## mult32x32_fast
module mult32x32_fast (
    input logic clk,             
    input logic reset,           
    input logic start,           
    input logic [31:0] a,        
    input logic [31:0] b,        
    output logic busy,           
    output logic [63:0] product  
);
    logic [1:0] a_sel;
    logic b_sel;
    logic [2:0] shift_sel;
    logic upd_prod;
    logic clr_prod;
    logic a_msb_is_0;
    logic b_msw_is_0;
    mult32x32_fast_fsm f_fsm_m(
        .clk(clk),
        .reset(reset),
        .start(start),
        .busy(busy),
        .a_sel(a_sel),
        .b_sel(b_sel),
        .shift_sel(shift_sel),
        .upd_prod(upd_prod),
        .clr_prod(clr_prod),
        .a_msb_is_0(a_msb_is_0),
        .b_msw_is_0(b_msw_is_0)
    );
    mult32x32_fast_arith f_arith_m(
        .clk(clk),
        .reset(reset),
        .a(a),
        .b(b),
        .a_sel(a_sel),
        .b_sel(b_sel),
        .shift_sel(shift_sel),
        .upd_prod(upd_prod),
        .clr_prod(clr_prod),
        .a_msb_is_0(a_msb_is_0),
        .b_msw_is_0(b_msw_is_0),
        .product(product)
    );
endmodule
clock: 11.8 ns
lec_check: 0
cap_margin: 5
cell_pad_in_sites_global_placement: 2
core_aspect_ratio: 0.6
core_margin: 9
core_utilization: 24
cts_cluster_diameter: 283
cts_cluster_size: 16
gpl_routability_driven: 0
gpl_timing_driven: 1
hold_slack_margin: 0.03
max_routing_layer: met4
min_routing_layer: met1
place_density_lb_addon: 0.13
slew_margin: 20
tns_end_percent: 25
run.sh (not shown) runs the stock make flow with config.mk's settings and CLKGATE_MAP_FILE=.
Then changed:
CAP_MARGIN = 20   (was 5)
CELL_PAD_IN_SITES_GLOBAL_PLACEMENT = unset   (was 2)
CORE_ASPECT_RATIO = unset   (was 0.6)
CORE_MARGIN = 2   (was 9)
CORE_UTILIZATION = 40   (was 24)
CTS_CLUSTER_DIAMETER = unset   (was 283)
CTS_CLUSTER_SIZE = unset   (was 16)
GPL_ROUTABILITY_DRIVEN = unset   (was 0)
GPL_TIMING_DRIVEN = unset   (was 1)
HOLD_SLACK_MARGIN = unset   (was 0.03)
MAX_ROUTING_LAYER = unset   (was met4)
MIN_ROUTING_LAYER = unset   (was met1)
PLACE_DENSITY_LB_ADDON = unset   (was 0.13)
TNS_END_PERCENT = unset   (was 25)
clock period = 9.33 ns   (was 11.8 ns; I/O delays follow)
What happened: First-iteration DRC count is lower by 0.56%; cell area went up by 23%; via count climbs by about 13%; global-route usage went up by 9.1 points; synthesized cell count stays the same; wire length drops by about 12%; worst setup slack loses 0.48 ns.
Then changed:
CORE_UTILIZATION = 57   (was 40)
SETUP_SLACK_MARGIN = -0.82   (was unset)
clock period = 8.26 ns   (was 9.33 ns; I/O delays follow)
After rerunning: Now the flow finished but fails on setup timing. Flip-flop count is unchanged. Die size came out lower by 29%. Synthesized cell count stays the same. Critical path depth came out higher by 2. Count of clock-buffer cells in the layout came out lower by 3. First-iteration DRC count came out higher by 73%. Area after synthesis does not change. Final area came out higher by 0.86%. Setup slack gets worse by 1.4 ns.
Then changed:
ABC_AREA = 1   (was unset)
CORE_UTILIZATION = 72   (was 57)
PLACE_DENSITY = 0.41   (was unset)
SETUP_SLACK_MARGIN = unset   (was -0.82)
clock period = 8.22 ns   (was 8.26 ns; I/O delays follow)
- This time the run aborted during 5_1_grt (GRT-0116)
- die area came out lower by 9.7%
- synthesized cell count came out higher by 46%
- area after synthesis came out higher by about 14%

* * *

Starting RTL as in the previous note.
Settings: LEC_CHECK=0, ABC_AREA=0, CAP_MARGIN=35, CELL_PAD_IN_SITES_GLOBAL_PLACEMENT=1, CORE_ASPECT_RATIO=1.05, CORE_MARGIN=3, CORE_UTILIZATION=29, CTS_CLUSTER_SIZE=92, GPL_ROUTABILITY_DRIVEN=1, GPL_TIMING_DRIVEN=0, HOLD_SLACK_MARGIN=0.14, MAX_ROUTING_LAYER=met4, SETUP_SLACK_MARGIN=1.34, SLEW_MARGIN=20; clock period 8.2 ns.
The first run completed and failed the layout checks on negative setup slack.
Change:
- ABC_AREA: 0 -> unset
- CAP_MARGIN: 35 -> 15
- CELL_PAD_IN_SITES_GLOBAL_PLACEMENT: 1 -> unset
- CORE_ASPECT_RATIO: 1.05 -> 1.63
- CORE_MARGIN: 3 -> 2
- CORE_UTILIZATION: 29 -> 40
- CTS_CLUSTER_SIZE: 92 -> unset
- GPL_ROUTABILITY_DRIVEN: 1 -> unset
- GPL_TIMING_DRIVEN: 0 -> unset
- HOLD_SLACK_MARGIN: 0.14 -> unset
- MAX_ROUTING_LAYER: met4 -> unset
- SETUP_SLACK_MARGIN: 1.34 -> unset
- clock period: 8.2 -> 9.5 ns (I/O delays scaled with it)
After rerunning: This time the run produced a clean layout. Setup slack is better by 0.93 ns. Design area came out lower by about 5%. Core utilization came out higher by 13 points. Area after synthesis is unchanged. Via count came out higher by 4.8%. Cell count came out lower by 0.89%.

* * *

## P
Starting RTL as in the previous note.
Settings: LEC_CHECK=0, CAP_MARGIN=20, CORE_MARGIN=2, CORE_UTILIZATION=61, CTS_CLUSTER_SIZE=60, HOLD_SLACK_MARGIN=0.26, PLACE_DENSITY_LB_ADDON=0.02, SETUP_SLACK_MARGIN=2.18, SLEW_MARGIN=20, TNS_END_PERCENT=5; clock period 7.42 ns.
For P, the flow was terminated by a tool error in 5_1_grt and produced no final design.
[inputs] Q vs P
==> flow/config.mk <==
export PLATFORM = sky130hd
export DESIGN_NAME = mult32x32_fast
export DESIGN_NICKNAME = mult32x32_fast
export VERILOG_FILES = /design/flow/design.v
export SDC_FILE = /design/flow/constraint.sdc
export NUM_CORES = 4
export LEC_CHECK = 0
export CAP_MARGIN = 20
export CORE_MARGIN = 2
export CORE_UTILIZATION = 58
export SETUP_SLACK_MARGIN = -0.49
export SLEW_MARGIN = 20
==> flow/constraint.sdc <==
create_clock -name core_clock -period 8.6 [get_ports {clk}]
set_input_delay 1.7200 -clock core_clock [delete_from_list [all_inputs] [get_ports {clk}]]
set_output_delay 1.7200 -clock core_clock [all_outputs]
set_load 0.01 [all_outputs]
[summary]
- Q: complete, dirty (negative setup slack)
- Status(P) = ERROR, stage = 5_1_grt
- Compared with P, in Q count of instantiated cells in the yosys netlist essentially unchanged; detailed placement HPWL saw a decrease; final RePlAce weighted congestion grew by 0.066; post-CTS setup-driven buffer insertion count went down.
- Q vs P — cell row count climbed by a few percent
- P -> Q: net count entering floorplan delta 0, exact match
- Relative to P, quantity of gates resized following cts has gone down in Q.
- Synthesized instance count: P vs Q identical
- Measured against each other, Q and P differ in floorplan core density, the lower figure coming from Q.
- Die outline area, Q vs P: up by a few percent
Modified inputs, R compared to Q
diff --git a/flow/config.mk b/flow/config.mk
--- a/flow/config.mk
+++ b/flow/config.mk
@@ -10,3 +10,2 @@
 export CORE_UTILIZATION = 58
-export SETUP_SLACK_MARGIN = -0.49
 export SLEW_MARGIN = 20
==> flow/constraint.sdc <==
create_clock -name core_clock -period 5.18 [get_ports {clk}]
set_input_delay 1.0360 -clock core_clock [delete_from_list [all_inputs] [get_ports {clk}]]
set_output_delay 1.0360 -clock core_clock [all_outputs]
set_load 0.01 [all_outputs]
## What came out
FAIL R @ 5_1_grt: tool exited with error
Reported for Q and R, area fraction in and, or, nand and nor cells after synthesis turned out identical to the last digit.
Diff Q -> R: summed instance area of the synthesized netlist has remained practically unchanged; cell area after placement has increased; floorplan die width has remained practically unchanged; global placement routability congestion has decreased; number of cells in Yosys stat has remained practically unchanged.
Total setup buffers inserted after CTS grows by more than 100% when moving from Q to R.
Height of the die delta (Q -> R): insignificant
Number of buffers added on ports came out exactly the same in Q and R.
Edits applied to the flow inputs when going from R to S:
diff --git a/flow/config.mk b/flow/config.mk
--- a/flow/config.mk
+++ b/flow/config.mk
@@ -9,3 +9,3 @@
 export CORE_MARGIN = 2
-export CORE_UTILIZATION = 58
+export CORE_UTILIZATION = 40
 export SLEW_MARGIN = 20
==> flow/constraint.sdc <==
create_clock -name core_clock -period 9.5 [get_ports {clk}]
set_input_delay 1.9000 -clock core_clock [delete_from_list [all_inputs] [get_ports {clk}]]
set_output_delay 1.9000 -clock core_clock [all_outputs]
set_load 0.01 [all_outputs]
- S completed; timing, DRC and antenna clean
- Status(R) = ERROR, stage = 5_1_grt
- HPWL after detailed placement shrinks by a little under 10% when moving from R to S.
- Compared with R, S shows a standard cell area after detailed placement that is 880 um^2 lower.
- Row die outline height: S higher / R lower
- Comparing weighted congestion at the end of routability-driven global placement for S and R, the smaller number came from S.
Input changes introduced in T (baseline for comparison: S):
diff --git a/flow/config.mk b/flow/config.mk
--- a/flow/config.mk
+++ b/flow/config.mk
@@ -7,5 +7,5 @@
 export LEC_CHECK = 0
-export CAP_MARGIN = 20
-export CORE_MARGIN = 2
-export CORE_UTILIZATION = 40
+export CAP_MARGIN = 40
+export CORE_MARGIN = 10
+export CORE_UTILIZATION = 30
 export SLEW_MARGIN = 20
### Flow results
- On area of all placed cells without fillers, S tracks T almost exactly.

* * *

## job 1664
mult32x32_fast again, from the RTL that the note above started with.
clock: 5.18 ns
lec_check: 0
cap_margin: 20
core_margin: 2
core_utilization: 58
setup_slack_margin: 1.24
slew_margin: 20
Job 1664 terminated abnormally: 5_1_grt reported GRT-0116.
Edits applied to the flow inputs when going from job 1664 to job 4767:
- HOLD_SLACK_MARGIN newly set to -0.1
- SETUP_SLACK_MARGIN changed from 1.24 to -0.49
- CTS_CLUSTER_SIZE newly set to 54
- the clock period (ns, I/O delays scaled along) changed from 5.18 to 8.6
Notes after the runs:
From the logs: job 4767 reached the end of the flow and failed the layout checks with setup timing.
Flow for job 1664 halted at 5_1_grt, error code GRT-0116.
Worst setup timing slack at the placement stage was higher in job 4767 than in job 1664.
Of job 4767 and job 1664, the higher count of placed standard cells including taps belongs to job 1664.
Global placer's final weighted congestion for job 4767: 2.5% up relative to job 1664
Any difference in post-synth design cell area between job 1664 and job 4767 is small enough to ignore.
### job 4767 -> job 4581
- CORE_UTILIZATION changed from 58 to 68
- CTS_CLUSTER_SIZE changed from 54 to 40
- HOLD_SLACK_MARGIN removed (was -0.1)
- the clock period (ns, I/O delays scaled along) changed from 8.6 to 9.27
### Flow results
- Flow for job 4581 halted at 5_1_grt, error code GRT-0232.
- | synthesized cell count | job 4581 vs job 4767 | ≈ equal |
- Total number of clock tree sinks came out exactly the same in job 4581 and job 4767.
- Diff job 4767 -> job 4581 | site row count | down by a little under 10%
- Job 4581 reports a higher post-DP HPWL than job 4767 does.
- Initial core utilization: job 4581 > job 4767
- Job 4581 -> job 4767: mean post-synth cell area delta 0, exact match
- Number of placed cells counting well taps: job 4581 < job 4767
- Diff job 4767 -> job 4581: chip width fell about 7%; core region area fell about 15%; chip footprint fell 14%.
